Setup of exp/onyx:
==> flow/design.v (excerpt) <==
module Test1
    #(   
    parameter W_IN        = 16,
    parameter W_IN_MODULE = 26,
    parameter BWIDTH      = 18,
    parameter FILTERWIDTH = 13,
    parameter AWIDTH      = 30,
    parameter DWIDTH      = 27,
    parameter DFWIDTH     = 18,
    parameter RWIDTH      = 8,
    parameter RFWIDTH     = 6,
    parameter DSPWIDTH    = 48,
    parameter MULTWIDTH   = DWIDTH + W_IN ,
    parameter RZEROS      = DFWIDTH - RFWIDTH,
    parameter W_OUT       = 16
) (
    input  wire clk,
    input  wire rst,
    input  wire [W_IN -1:0  	] s_chans_dataI,
    input  wire [W_IN -1:0  	] s_chans_dataQ,
    input  wire              	  s_chans_valid,
    input  wire [FILTERWIDTH-1:0] Filter_Coefficient,
    input  wire [FILTERWIDTH-1:0] Error_Coefficient,
    input  wire [RWIDTH-1:0     ] R_level,
    output wire              	  Valid_Out,
    output wire [W_IN_MODULE-1:0] OutputI,
    output wire [W_IN_MODULE-1:0] OutputQ
);
  ...
Settings: LEC_CHECK=0, CAP_MARGIN=40, CORE_MARGIN=2, CORE_UTILIZATION=72, CTS_CLUSTER_DIAMETER=100, CTS_CLUSTER_SIZE=13, GPL_ROUTABILITY_DRIVEN=1, MAX_ROUTING_LAYER=met5, MIN_ROUTING_LAYER=met1, PLACE_DENSITY_LB_ADDON=0.28, SLEW_MARGIN=20, TNS_END_PERCENT=100; clock period 7.54 ns.
run.sh (not shown) runs the stock make flow with config.mk's settings and CLKGATE_MAP_FILE=.
Every stage of exp/onyx finished as expected; the final checks, on the other hand, flagged negative setup slack, which means the layout fails.
Here is what was changed in the inputs of exp/cedar compared with exp/onyx.
- swapping 40 for 20 in CAP_MARGIN
- clearing CTS_CLUSTER_DIAMETER, which used to be 100
- clearing MAX_ROUTING_LAYER, which used to be met5
- clearing TNS_END_PERCENT, which used to be 100
- swapping 72 for 40 in CORE_UTILIZATION
- clearing MIN_ROUTING_LAYER, which used to be met1
- clearing GPL_ROUTABILITY_DRIVEN, which used to be 1
- clearing PLACE_DENSITY_LB_ADDON, which used to be 0.28
- clearing CTS_CLUSTER_SIZE, which used to be 13
- swapping 7.54 for 10.0 in the clock period (ns, I/O delays scaled along)
- Apart from exp/onyx, each of exp/onyx and exp/cedar ends the flow with a layout that passes the timing, DRC and antenna checks.
- exp/onyx: all stages done; final checks FAILED (negative setup slack).
- Compared with exp/onyx, exp/cedar shows final cell area excluding filler cells lower by 4.5%.
- exp/cedar: detailed-route vias per instance is 0.85 lower than what exp/onyx reported.
- Between exp/onyx and exp/cedar, final worst-path cycle share is lower for exp/cedar, exp/onyx comes in above that.
- Of exp/cedar and exp/onyx, it is exp/cedar that has the lower post-cts resize count.
- Sort exp/onyx and exp/cedar by sequential share of layout area desc -> top: exp/cedar
- Final-layout fill cell count (exp/cedar / exp/onyx): 3.0
The inputs of exp/zinc differ from those of exp/cedar as listed below.
- putting PLACE_DENSITY at 0.65 where nothing was set
- putting CTS_CLUSTER_DIAMETER at 360 where nothing was set
- swapping 20 for 0 in CAP_MARGIN
- swapping 40 for 72 in CORE_UTILIZATION
- putting SETUP_SLACK_MARGIN at 0.92 where nothing was set
- putting CTS_CLUSTER_SIZE at 22 where nothing was set
- swapping 10.0 for 7.75 in the clock period (ns, I/O delays scaled along)
- Status exp/zinc: flow complete, layout not clean - negative setup slack
- Critical path startpoint: inst_EMA_Module.Coeff_2[3]$_SDFF_PP0_ -> exp/zinc, inst_Error.Coeff_2[3]$_SDFF_PP0_ -> exp/cedar
- Cmp exp/cedar and exp/zinc / count of clock-buffer cells in the layout / lower: exp/zinc
- exp/zinc vs. exp/cedar: met3 layer wire length in the routed design +about 75%, number of antenna violations at the first check in global routing went up by 5, number of global-route vias before repair up 2575, total number of nets in the final design grew by 4.5%, worst hold slack roughly the same.
- Overall die height in exp/zinc vs exp/cedar: down 25%
--- input diff exp/zinc..exp/harbor ---
- CTS_CLUSTER_SIZE removed (was 22)
- CTS_CLUSTER_DIAMETER changed from 360 to 186
- PLACE_DENSITY removed (was 0.65)
- CAP_MARGIN changed from 0 to 20
- ABC_AREA newly set to 1
- PLACE_DENSITY_LB_ADDON newly set to 0.22
- the clock period (ns, I/O delays scaled along) changed from 7.75 to 6.99
Findings:
- exp/harbor did not finish; the tool stopped in 5_1_grt with error GRT-0232.
- Of exp/harbor and exp/zinc, exp/harbor shows the lower share of synthesized cell area in full adder, half adder and majority cells, with exp/zinc above it.
- Of exp/harbor and exp/zinc, the run reporting the lower synthesized netlist cell count was exp/zinc.
- Area after synthesis of exp/harbor exceeds that of exp/zinc by a little under 10%.
- Higher area figure in the yosys stat output among exp/harbor and exp/zinc: exp/harbor
- exp/harbor vs exp/zinc: die size up by a little under 10%
- [exp/harbor] area fraction in mux cells fell 2.6 points relative to exp/zinc
- [compare] base=exp/zinc new=exp/harbor: tally of unique sky130hd cells used after synthesis fell 13%; area fraction in compound gates after synthesis rose 2.2 points; initial core utilization fell 0.41 points.
- Height of the chip (lower): exp/zinc
Here is what was changed in the inputs of exp/lagoon compared with exp/harbor.
- PLACE_DENSITY: unset -> 0.64
- PLACE_DENSITY_LB_ADDON: 0.22 -> unset
- ABC_AREA: 1 -> unset
- CTS_CLUSTER_DIAMETER: 186 -> unset
- SETUP_SLACK_MARGIN: 0.92 -> -0.14
- the clock period (ns, I/O delays scaled along): 6.99 -> 7.37
Results
In exp/lagoon the implementation ran to completion but is not tape-out ready, as the final checks report negative setup slack.
Summary: with exp/harbor as the reference, number of buffers inserted by post-CTS setup repair in exp/lagoon moved down by more than a quarter.
Going from exp/harbor to exp/lagoon, the row count was found to have gone down by 4.9%.
Changes observed in exp/lagoon relative to exp/harbor: area after synthesis went down by about 9%, cell count listed in synth_stat.txt went down by 25%, placement-stage worst setup slack went down by 560 ps.
The following lists how exp/delta was set up differently from exp/lagoon:
- swapping -0.14 for 0.88 in SETUP_SLACK_MARGIN
- swapping 0.64 for 0.66 in PLACE_DENSITY
- swapping 7.37 for 7.51 in the clock period (ns, I/O delays scaled along)
[summary]
exp/delta completed end to end; final checks failed (negative setup slack). Taking exp/lagoon as the reference, in exp/delta compound-gate portion of the synthesized area about even; final cell area excluding filler cells +0.0021 mm²; worst setup slack before clock tree synthesis picked up an extra 190 ps; total routed wire length on the met1 layer dropped 2300 µm. Worst setup slack in exp/delta is 31 ps above exp/lagoon.

* * *

Starting RTL as in the previous note.
Design Test1, start of the top module:
module Test1
    #(   
    parameter W_IN        = 16,
    parameter W_IN_MODULE = 26,
    parameter BWIDTH      = 18,
    parameter FILTERWIDTH = 13,
    parameter AWIDTH      = 30,
    parameter DWIDTH      = 27,
    parameter DFWIDTH     = 18,
    parameter RWIDTH      = 8,
    parameter RFWIDTH     = 6,
    parameter DSPWIDTH    = 48,
    parameter MULTWIDTH   = DWIDTH + W_IN ,
    parameter RZEROS      = DFWIDTH - RFWIDTH,
    parameter W_OUT       = 16
) (
    input  wire clk,
    input  wire rst,
    input  wire [W_IN -1:0  	] s_chans_dataI,
    input  wire [W_IN -1:0  	] s_chans_dataQ,
    input  wire              	  s_chans_valid,
    input  wire [FILTERWIDTH-1:0] Filter_Coefficient,
    input  wire [FILTERWIDTH-1:0] Error_Coefficient,
    input  wire [RWIDTH-1:0     ] R_level,
    output wire              	  Valid_Out,
    output wire [W_IN_MODULE-1:0] OutputI,
    output wire [W_IN_MODULE-1:0] OutputQ
);
wire        [W_IN_MODULE:0] Module_Out;  
wire signed [DSPWIDTH-1:0 ] EMA_Out ;    
wire signed [DWIDTH+6:0   ] EMA_Out_Shift;  
wire signed [DWIDTH-1:0   ] EMA_Out_Round;  
wire        [DWIDTH-1:0   ] R_with_zeros;
wire signed [DSPWIDTH-1:0 ] Error_Out ;
wire signed [DWIDTH+6:0   ] Error_Out_Shift;  
wire signed [DWIDTH-1:0   ] Error_Out_Round;  
wire valid_connection,valid_error,valid_out_error;
reg   [0:0]  Valid_1,Valid_2;
reg  signed [W_IN-1:0       ] received_Qsignal;
reg  signed [W_IN-1:0       ] received_Isignal;
reg  signed [MULTWIDTH-1:0  ] first_Qmult;
reg  signed [MULTWIDTH-1:0  ] first_Imult;
wire signed [W_IN_MODULE-1:0] first_Qmult_round ;
wire signed [W_IN_MODULE-1:0] first_Imult_round ;
wire signed [W_IN-1:0       ] Satureted_real;
wire signed [W_IN-1:0       ] Satureted_imag;
reg  signed [W_IN_MODULE-1:0] Q_out_reg;
reg  signed [W_IN_MODULE-1:0] I_out_reg;
    assign Valid_Out  = valid_out_error;
    assign OutputQ    = Q_out_reg;
    assign OutputI    = I_out_reg;
always @(posedge clk) begin
  if (rst) begin
    received_Isignal <= 0;
    received_Qsignal <= 0;
    first_Imult      <= 0;
    first_Qmult      <= 0;
    Valid_1          <= 1'b0;
    Valid_2          <= 1'b0;
    I_out_reg        <= 0;
  ...
clock: 8.94 ns
lec_check: 0
abc_area: 1
cap_margin: 40
cell_pad_in_sites_global_placement: 2
core_aspect_ratio: 0.71
core_margin: 3
core_utilization: 18
cts_cluster_diameter: 100
cts_cluster_size: 26
gpl_routability_driven: 0
max_routing_layer: met5
min_routing_layer: met2
place_density_lb_addon: 0.06
setup_slack_margin: 0.97
slew_margin: 20
tns_end_percent: 100
==> next run, changes <==
ABC_AREA = not set   (was 1)
CAP_MARGIN = 20   (was 40)
CELL_PAD_IN_SITES_GLOBAL_PLACEMENT = not set   (was 2)
CORE_ASPECT_RATIO = not set   (was 0.71)
CORE_MARGIN = 2   (was 3)
CORE_UTILIZATION = 66   (was 18)
CTS_CLUSTER_DIAMETER = not set   (was 100)
CTS_CLUSTER_SIZE = not set   (was 26)
GPL_ROUTABILITY_DRIVEN = not set   (was 0)
MAX_ROUTING_LAYER = not set   (was met5)
MIN_ROUTING_LAYER = not set   (was met2)
PLACE_DENSITY_LB_ADDON = not set   (was 0.06)
SETUP_SLACK_MARGIN = not set   (was 0.97)
TNS_END_PERCENT = not set   (was 100)
clock period = 7.75 ns   (was 8.94 ns; I/O delays follow)
After rerunning: The changed run finished with negative setup slack left; synthesized cell count came out lower by about 25%; non-clock buffer count went up by 269; via count goes down by about 40%; total power goes up by about 6.4%; clock power climbs by about 12%.
==> next run, changes <==
CAP_MARGIN = 5   (was 20)
CORE_UTILIZATION = 72   (was 66)
PLACE_DENSITY = 0.65   (was not set)
SETUP_SLACK_MARGIN = 1.27   (was not set)
clock period = 7.07 ns   (was 7.75 ns; I/O delays follow)
=> The new run ran to the end with violations: negative setup slack; die area falls by 8.2%; area after synthesis is unchanged; final cell count rises by 0.97%; power rises by 11%; maximum frequency hardly moves; setup slack loses 690 ps; critical path depth rises by 3; routed wire length rises by 7.0%.
==> next run, changes <==
CAP_MARGIN = 20   (was 5)
CORE_UTILIZATION = 47   (was 72)
PLACE_DENSITY = not set   (was 0.65)
SETUP_SLACK_MARGIN = not set   (was 1.27)
clock period = 9.42 ns   (was 7.07 ns; I/O delays follow)
With this change the flow ran to the end with no violations.
Via count falls by about 9%.
Global-route usage falls by 13 points.
Non-clock buffer count falls by 706.
Wire length falls by about 4%.

* * *

Setup of run 1:
Test1 again, from the RTL that the note above started with.
Settings: LEC_CHECK=0, CAP_MARGIN=40, CORE_MARGIN=2, CORE_UTILIZATION=61, CTS_CLUSTER_DIAMETER=100, GPL_ROUTABILITY_DRIVEN=1, MAX_ROUTING_LAYER=met5, MIN_ROUTING_LAYER=met1, PLACE_DENSITY_LB_ADDON=0.06, SLEW_MARGIN=20, TNS_END_PERCENT=100; clock period 7.54 ns.
Run 1: complete, dirty (setup timing)
The inputs of run 2 differ from those of run 1 as listed below.
Settings: ABC_AREA now 1, previously not set; HOLD_SLACK_MARGIN now -0.08, previously not set; CTS_CLUSTER_SIZE now 13, previously not set; CORE_UTILIZATION now 72, was 61; the clock period (ns, I/O delays scaled along) now 7.01, was 7.54.
==> results <==
FAIL run 2 @ global routing (5_1_grt): tool exited with error. Higher cell count after synthesis goes to run 2 over run 1. Per the comparison of run 2 with run 1, final RePlAce weighted congestion climbed 13%; Yosys chip area climbed 6900 um^2.
> inputs changed (run 2 -> run 3)
Settings: HOLD_SLACK_MARGIN no longer set, was -0.08; CTS_CLUSTER_SIZE no longer set, was 13; PLACE_DENSITY_LB_ADDON now 0.28, was 0.06; ABC_AREA no longer set, was 1; the clock period (ns, I/O delays scaled along) now 7.54, was 7.01.
### Flow results
Run 3: all stages done; final checks FAILED (setup timing).
Between run 2 and run 3, compound-gate portion of the synthesized area is lower for run 3, run 2 comes in above that.
The higher total standard cell area after synthesis came out of run 2.
Comparing run 2 and run 3, chip area line of the yosys report is higher on run 2.
[compare] base=run 2 new=run 3: floorplan die area shows a reduction of 9800 um^2; cell count after synthesis went down 25%; floorplan utilization went up 0.41 points.
Compared with run 2, in run 3 total number of H-tree levels saw little to no change; die boundary width lost about 4.3%; quantity of gates resized following cts shrank by 124; cell count in the Yosys report saw a decrease.
Run 2 -> run 3: async set-reset flop share out of synthesis delta 0, exact match
What run 4 does differently from run 3 at the input level:
Settings: CTS_CLUSTER_SIZE: unset -> 26; MIN_ROUTING_LAYER: met1 -> met2; CORE_MARGIN: 2 -> 3; CORE_UTILIZATION: 72 -> 18; PLACE_DENSITY_LB_ADDON: 0.28 -> 0.06; ABC_AREA: unset -> 1.
--- outcome ---
Run 4: tightest hold margin lower than run 3. Cmp run 4 vs run 3: final cycle utilization of the critical path lower in run 4. Combined area of all synthesized cells (higher): run 4. NOTE cell area reported after detailed placement run 3->run 4 increased by more than 10%. Run 4 vs run 3, critical path startpoint: inst_EMA_Module.Coeff_2[8] vs inst_Error.Coeff_2[2]. Run 4 went all the way through the flow, and no timing, DRC or antenna check failed. Diff run 3 -> run 4: compound-cell area share of the yosys netlist now sits higher, power per standard cell area has decreased, full die area rose by 330%, met3 track demand over resource now larger, met3 wire length increased 750%. As far as reported max-cap violation count goes, run 3 and run 4 are indistinguishable; the numbers are identical. Looking at total instance count after detailed placement across run 3 and run 4, the one that comes out higher is run 4.

* * *

wip/quartz:
Test1 again, from the RTL that the note above started with.
// Test1
module Test1
    #(   
    parameter W_IN        = 16,
    parameter W_IN_MODULE = 26,
    parameter BWIDTH      = 18,
    parameter FILTERWIDTH = 13,
    parameter AWIDTH      = 30,
    parameter DWIDTH      = 27,
    parameter DFWIDTH     = 18,
    parameter RWIDTH      = 8,
    parameter RFWIDTH     = 6,
    parameter DSPWIDTH    = 48,
    parameter MULTWIDTH   = DWIDTH + W_IN ,
    parameter RZEROS      = DFWIDTH - RFWIDTH,
    parameter W_OUT       = 16
) (
    input  wire clk,
    input  wire rst,
    input  wire [W_IN -1:0  	] s_chans_dataI,
    input  wire [W_IN -1:0  	] s_chans_dataQ,
    input  wire              	  s_chans_valid,
    input  wire [FILTERWIDTH-1:0] Filter_Coefficient,
    input  wire [FILTERWIDTH-1:0] Error_Coefficient,
    input  wire [RWIDTH-1:0     ] R_level,
    output wire              	  Valid_Out,
    output wire [W_IN_MODULE-1:0] OutputI,
    output wire [W_IN_MODULE-1:0] OutputQ
);
==> flow/config.mk <==
export PLATFORM = sky130hd
export DESIGN_NAME = Test1
export DESIGN_NICKNAME = Test1
export VERILOG_FILES = /design/flow/design.v
export SDC_FILE = /design/flow/constraint.sdc
export NUM_CORES = 4
export LEC_CHECK = 0
export CAP_MARGIN = 20
export CORE_MARGIN = 2
export CORE_UTILIZATION = 72
export PLACE_DENSITY = 0.65
export SETUP_SLACK_MARGIN = -0.2
export SLEW_MARGIN = 20
==> flow/constraint.sdc <==
create_clock -name core_clock -period 7.07 [get_ports {clk}]
set_input_delay 1.4140 -clock core_clock [delete_from_list [all_inputs] [get_ports {clk}]]
set_output_delay 1.4140 -clock core_clock [all_outputs]
set_load 0.01 [all_outputs]
wip/quartz: flow complete, layout not clean; failing: negative setup slack
The inputs of wip/garnet differ from those of wip/quartz as listed below.
- changing SETUP_SLACK_MARGIN from -0.2 to 0.92
- changing CAP_MARGIN from 20 to 0
- changing the clock period (ns, I/O delays scaled along) from 7.07 to 7.75
No crash in wip/garnet: every stage finished, but the layout fails its final checks due to negative setup slack.
Reported for wip/garnet and wip/quartz, number of detailed-routing iterations run before antenna repair turned out identical to the last digit.
Note that the power recorded for wip/quartz amounts to 1.15 times the value seen in wip/garnet.
Compared with wip/quartz, wip/garnet shows a met1 usage in global routing that is 2.0 points lower.
Here is what was changed in the inputs of wip/indigo compared with wip/garnet.
- SETUP_SLACK_MARGIN no longer set, was 0.92
- ABC_AREA now 1, previously not set
- CAP_MARGIN now 20, was 0
- PLACE_DENSITY no longer set, was 0.65
- PLACE_DENSITY_LB_ADDON now 0.24, previously not set
- the clock period (ns, I/O delays scaled along) now 6.01, was 7.75
## What came out
- wip/indigo failed in 5_1_grt with GRT-0116.
- Between wip/garnet and wip/indigo, the post-CTS setup buffer count is higher for wip/indigo.
- Per the comparison of wip/indigo with wip/garnet, share of synthesized cell area in and-or and or-and compound cells moved up; worst slack after detailed placement fell 1020 ps.
The inputs of wip/juniper differ from those of wip/indigo as listed below.
- a change of CAP_MARGIN from 20 to 5
- an added PLACE_DENSITY of 0.64
- an added CTS_CLUSTER_SIZE of 59
- an added SETUP_SLACK_MARGIN of -0.14
- a deleted PLACE_DENSITY_LB_ADDON that had been 0.24
- a deleted ABC_AREA that had been 1
- a change of the clock period (ns, I/O delays scaled along) from 6.01 to 7.37
## What came out
- Finished, but not clean: wip/juniper, with negative setup slack.
- Compared with wip/indigo, wip/juniper shows a count of instantiated cells in the yosys netlist that is about 25% lower.
- Re number of standard-cell rows in the floorplan: wip/indigo was higher than wip/juniper.
- wip/juniper vs wip/indigo: floorplan net count down in wip/juniper
What wip/umber does differently from wip/juniper at the input level:
- PLACE_DENSITY: 0.64 -> unset
- SETUP_SLACK_MARGIN: -0.14 -> unset
- CTS_CLUSTER_SIZE: 59 -> unset
- CAP_MARGIN: 5 -> 20
- CORE_UTILIZATION: 72 -> 40
- the clock period (ns, I/O delays scaled along): 7.37 -> 9.42
==> results <==
wip/umber was carried through to the last stage, and its layout satisfied the timing, DRC and antenna checks. Delta (wip/umber minus wip/juniper): area used by sequential logic in the layout has decreased; total power fell about 28%; worst setup slack went up 1320 ps; multi-input logic area decreased by about 2.3% relative to the old numbers; cell area lower. Compared with wip/juniper, wip/umber shows starting utilization of the core area lower by 33 points.
Here is what was changed in the inputs of wip/cedar compared with wip/umber.
- CTS_CLUSTER_SIZE now 47, previously not set
- CELL_PAD_IN_SITES_GLOBAL_PLACEMENT now 1, previously not set
- MIN_ROUTING_LAYER now met2, previously not set
- TNS_END_PERCENT now 10, previously not set
- MAX_ROUTING_LAYER now met4, previously not set
- GPL_ROUTABILITY_DRIVEN now 0, previously not set
- SETUP_SLACK_MARGIN now -0.23, previously not set
- the clock period (ns, I/O delays scaled along) now 5.25, was 9.42
## What came out
Although it ran to completion, wip/cedar produced a layout that fails the final checks because of negative setup slack. The higher via count of wip/cedar and wip/umber is in wip/cedar. Internal power contribution came out higher on wip/cedar than on wip/umber. The combined area of the multi-input logic cells in wip/cedar sits 2.9% above the value recorded for wip/umber. wip/cedar reports a higher layout-stage area growth over the synthesis result than wip/umber does. Power spent charging and discharging nets in wip/cedar is about 100% above wip/umber. wip/cedar -> wip/umber: die width delta 0, exact match. Lower fraction of standard cell area that is sequential was reported by wip/cedar, not wip/umber. Total power: wip/cedar above wip/umber.
Power is estimated from default activity; no workload was simulated.
